Setup of v36:
// fadd_sub
module fadd_sub(
  input logic        clk_i,
  input logic [31:0] operand_a,
  input logic [31:0] operand_b,
  output logic[31:0] result_o
);
  logic [7:0]  a_exponent, b_exponent;             
  logic [7:0]  result_exponent;
  logic [23:0] a_mantissa, b_mantissa;             
  logic [24:0] result_mantissa;
  logic        a_sign, b_sign, result_sign;        
  logic [23:0] tmp_mantissa;
  logic [7:0]  in_e, out_e;
  logic [24:0] in_m, out_m;
  logic [7:0]  diff;
always_ff@(posedge(clk_i))
begin
  a_sign <= operand_a[31];
  b_sign <= operand_b[31];
  if(operand_a[30:23]==0)
    begin
      a_exponent <= (operand_a[22:0] != 0)? 8'b00000001 : 8'b00000000;
      a_mantissa <= {1'b0,operand_a[22:0]};
    end
  else
    begin
      a_exponent <= operand_a[30:23];
      a_mantissa <= {1'b1,operand_a[22:0]};
    end
  if(operand_b[30:23]==0)
    begin
      b_exponent <= (operand_b[22:0] != 0)? 8'b00000001 : 8'b00000000;
      b_mantissa <= {1'b0,operand_b[22:0]};
    end
  else
    begin
      b_exponent <= operand_b[30:23];
      b_mantissa <= {1'b1,operand_b[22:0]};
    end
end
always_comb
begin
  diff         = 8'd0;
  tmp_mantissa = 24'd0;
  if(a_exponent == b_exponent)
    begin
      result_exponent = a_exponent;
      if(a_sign == b_sign)                                                     
        begin
          result_sign           = a_sign;
          result_mantissa       = a_mantissa + b_mantissa;
        end
      else                                                                    
        begin
          if(a_mantissa > b_mantissa)
            begin
              result_sign     = a_sign;
              result_mantissa = a_mantissa - b_mantissa;
            end
          else
            begin
              result_sign     = b_sign;
              result_mantissa = b_mantissa - a_mantissa;
            end
        end
    end
  else                                                                               
    begin
      if(a_exponent > b_exponent)
        begin
          result_sign     = a_sign;
          result_exponent = a_exponent;
          diff            = a_exponent - b_exponent;
          tmp_mantissa    = b_mantissa >> diff;
          if(a_sign == b_sign)
            result_mantissa = a_mantissa + tmp_mantissa;
          else
  ...
For scale: ~66 flip-flops.
Settings: LEC_CHECK=0, ABC_AREA=0, CAP_MARGIN=40, CELL_PAD_IN_SITES_DETAIL_PLACEMENT=2, CORE_ASPECT_RATIO=1.46, CORE_MARGIN=3, CORE_UTILIZATION=40, CTS_CLUSTER_DIAMETER=192, CTS_CLUSTER_SIZE=31, GPL_TIMING_DRIVEN=0, HOLD_SLACK_MARGIN=-0.09, MAX_ROUTING_LAYER=met4, MIN_ROUTING_LAYER=met1, PLACE_DENSITY=0.45, SETUP_SLACK_MARGIN=-0.01, SLEW_MARGIN=20; clock period 9.5 ns.
run.sh (not shown) runs the stock make flow with config.mk's settings and CLKGATE_MAP_FILE=.
v36 did not finish; a tool error ended it in 5_1_grt.
Changes in v4 relative to v36:
- CTS_CLUSTER_DIAMETER no longer set, was 192
- MIN_ROUTING_LAYER no longer set, was met1
- CORE_ASPECT_RATIO no longer set, was 1.46
- PLACE_DENSITY no longer set, was 0.45
- CAP_MARGIN now 20, was 40
- GPL_TIMING_DRIVEN no longer set, was 0
- CELL_PAD_IN_SITES_DETAIL_PLACEMENT no longer set, was 2
- SETUP_SLACK_MARGIN no longer set, was -0.01
- CORE_UTILIZATION now 23, was 40
- MAX_ROUTING_LAYER no longer set, was met4
- HOLD_SLACK_MARGIN no longer set, was -0.09
- CTS_CLUSTER_SIZE no longer set, was 31
- ABC_AREA no longer set, was 0
- CORE_MARGIN now 2, was 3
- the clock period (ns, I/O delays scaled along) now 18.6, was 9.5
==> comparison <==
Between v36 and v4, effective utilization at floorplan is higher for v36, v4 comes in under that.
Re yosys stat chip area: no difference whatsoever between v4 and v36.
Looking at HPWL after detailed placement across both flows, v4 is the stronger of the two, with v36 trailing.
Summary of v36 and v4: one run falls short of a clean finish, namely v36.
v36 got as far as 5_1_grt, where a tool error ended the run.
When v4 is set beside v36, its number of placed cells counting well taps turns out to be 11% larger.
Compared with v36, v4 shows final RePlAce weighted congestion that has gone down by a few percent.
Diff v36 -> v4 | die outline width | up by more than half
Min worst slack at placement across v36 and v4: v36
Relative to v4, the following input files were edited for v38:
- changing CORE_UTILIZATION from 23 to 40
- changing the clock period (ns, I/O delays scaled along) from 18.6 to 11.7
==> comparison <==
From v4 to v38 the numbers moved as follows: number of vias after detailed routing up 96, final area down 0.51%, overall power up 62%, total detailed-routing wirelength down about 4.5%, maximum VDD drop up 85%.
Reported for v38 and v4, critical path depth turned out identical to the last digit.
Relative to v38, the following input files were edited for v34:
- TNS_END_PERCENT newly set to 5
- SETUP_SLACK_MARGIN newly set to 1.69
- CORE_UTILIZATION changed from 40 to 65
- the clock period (ns, I/O delays scaled along) changed from 11.7 to 6.56
v34 never completed, since it errored out during 5_1_grt.
Row width of the die: v34 lower / v38 higher
Post-cts gate resize count ends up lower on v38.
Of v38 and v34, the lower effective utilization at floorplan belongs to v38.
v34 against v38: number of placement rows -22%; total die size -38%; synthesized area divided by synthesized cell count held.


The RTL this note starts from:
==> flow/design.v <==
/*verilator lint_off UNUSEDSIGNAL*/
/*verilator lint_off MULTITOP*/
/*verilator lint_off WIDTH*//*verilator lint_off LATCH*/
module fadd_sub(
  input logic        clk_i,
  input logic [31:0] operand_a,
  input logic [31:0] operand_b,
  output logic[31:0] result_o
);
  logic [7:0]  a_exponent, b_exponent;             
  logic [7:0]  result_exponent;
  logic [23:0] a_mantissa, b_mantissa;             
  logic [24:0] result_mantissa;
  logic        a_sign, b_sign, result_sign;        
  logic [23:0] tmp_mantissa;
  logic [7:0]  in_e, out_e;
  logic [24:0] in_m, out_m;
  logic [7:0]  diff;
always_ff@(posedge(clk_i))
begin
  a_sign <= operand_a[31];
  b_sign <= operand_b[31];
  if(operand_a[30:23]==0)
    begin
      a_exponent <= (operand_a[22:0] != 0)? 8'b00000001 : 8'b00000000;
      a_mantissa <= {1'b0,operand_a[22:0]};
    end
  else
    begin
      a_exponent <= operand_a[30:23];
      a_mantissa <= {1'b1,operand_a[22:0]};
    end
  if(operand_b[30:23]==0)
    begin
      b_exponent <= (operand_b[22:0] != 0)? 8'b00000001 : 8'b00000000;
      b_mantissa <= {1'b0,operand_b[22:0]};
    end
  else
    begin
      b_exponent <= operand_b[30:23];
      b_mantissa <= {1'b1,operand_b[22:0]};
    end
end
always_comb
begin
  diff         = 8'd0;
  tmp_mantissa = 24'd0;
  if(a_exponent == b_exponent)
    begin
      result_exponent = a_exponent;
      if(a_sign == b_sign)                                                     
        begin
          result_sign           = a_sign;
          result_mantissa       = a_mantissa + b_mantissa;
        end
      else                                                                    
        begin
          if(a_mantissa > b_mantissa)
            begin
              result_sign     = a_sign;
              result_mantissa = a_mantissa - b_mantissa;
            end
          else
            begin
              result_sign     = b_sign;
              result_mantissa = b_mantissa - a_mantissa;
            end
        end
    end
  else                                                                               
    begin
      if(a_exponent > b_exponent)
        begin
          result_sign     = a_sign;
          result_exponent = a_exponent;
          diff            = a_exponent - b_exponent;
          tmp_mantissa    = b_mantissa >> diff;
          if(a_sign == b_sign)
            result_mantissa = a_mantissa + tmp_mantissa;
          else
            result_mantissa = a_mantissa - tmp_mantissa;
        end
      else
        begin
          result_sign      = b_sign;
          result_exponent  = b_exponent;
          diff             = b_exponent - a_exponent;
          tmp_mantissa     = a_mantissa >> diff;
          if(a_sign == b_sign)
            result_mantissa  = b_mantissa + tmp_mantissa;
          else
            result_mantissa  = b_mantissa - tmp_mantissa;
        end
    end
  if(result_mantissa[24]==1)
    begin
      result_exponent = result_exponent + 8'd1;
      result_mantissa = result_mantissa >> 1;
    end
  result_o = {result_sign, result_exponent, result_mantissa[22:0]};
end
endmodule
Settings: LEC_CHECK=0, ABC_AREA=1, CAP_MARGIN=20, CORE_ASPECT_RATIO=0.7, CORE_MARGIN=2, CORE_UTILIZATION=72, CTS_CLUSTER_DIAMETER=392, CTS_CLUSTER_SIZE=100, PLACE_DENSITY=0.36, SLEW_MARGIN=20, TNS_END_PERCENT=5; clock period 9.65 ns.
Edit:
Settings changed: ABC_AREA 1 to 0, PLACE_DENSITY 0.36 to default.
=> This time the run stopped in global routing (5_1_grt). Synthesized area goes down by about 7%. Die size goes down by about 7%. Synthesized cell count goes down by 28%.
Edit:
Settings changed: ABC_AREA 0 to default, CAP_MARGIN 20 to 0, CORE_ASPECT_RATIO 0.7 to default, CTS_CLUSTER_DIAMETER 392 to 41, CTS_CLUSTER_SIZE 100 to 82.
Clock period 9.65 ns to 10.4 ns, I/O delays scaled along.
After rerunning: The new run finished but fails on setup timing; die size hardly moves; synthesized cell count does not change; synthesized area does not change.
Edit:
Settings changed: CAP_MARGIN 0 to 20, CORE_UTILIZATION 72 to 46, CTS_CLUSTER_DIAMETER 41 to default, CTS_CLUSTER_SIZE 82 to default, TNS_END_PERCENT 5 to default.
Clock period 10.4 ns to 11.7 ns, I/O delays scaled along.
Result: With this change the flow completed with no timing, DRC or antenna violations. Cell area decreases by a few percent. First-iteration DRC count falls by well over a third. Worst setup slack gets better by 0.97 ns. Flip-flop count does not change. Sequential power went down by roughly a tenth. Critical path depth is higher by 7.
Edit:
Settings changed: CORE_UTILIZATION 46 to 65, SETUP_SLACK_MARGIN from default to -0.13.
Clock period 11.7 ns to 10.1 ns, I/O delays scaled along.
Result: Now the flow finished but fails on setup timing. Synthesized area does not change. Utilization rose by 26 points. Routed wire length is higher by 4.7%.
Edit:
Settings changed: CORE_UTILIZATION 65 to 11, SETUP_SLACK_MARGIN -0.13 to default.
Clock period 10.1 ns to 12.8 ns, I/O delays scaled along.
- This time the run ran to the end with no violations
- cell count rose by 56%
- cell area is higher by 4.1%
- via count shrinks by 8.1%
- clock-buffer cell count rose by 4
- wire length grows by 8.5%
- sequential power falls by 20%
- critical path depth shrinks by 1
- setup slack gets better by 0.69 ns
Power and IR drop assume default switching activity.
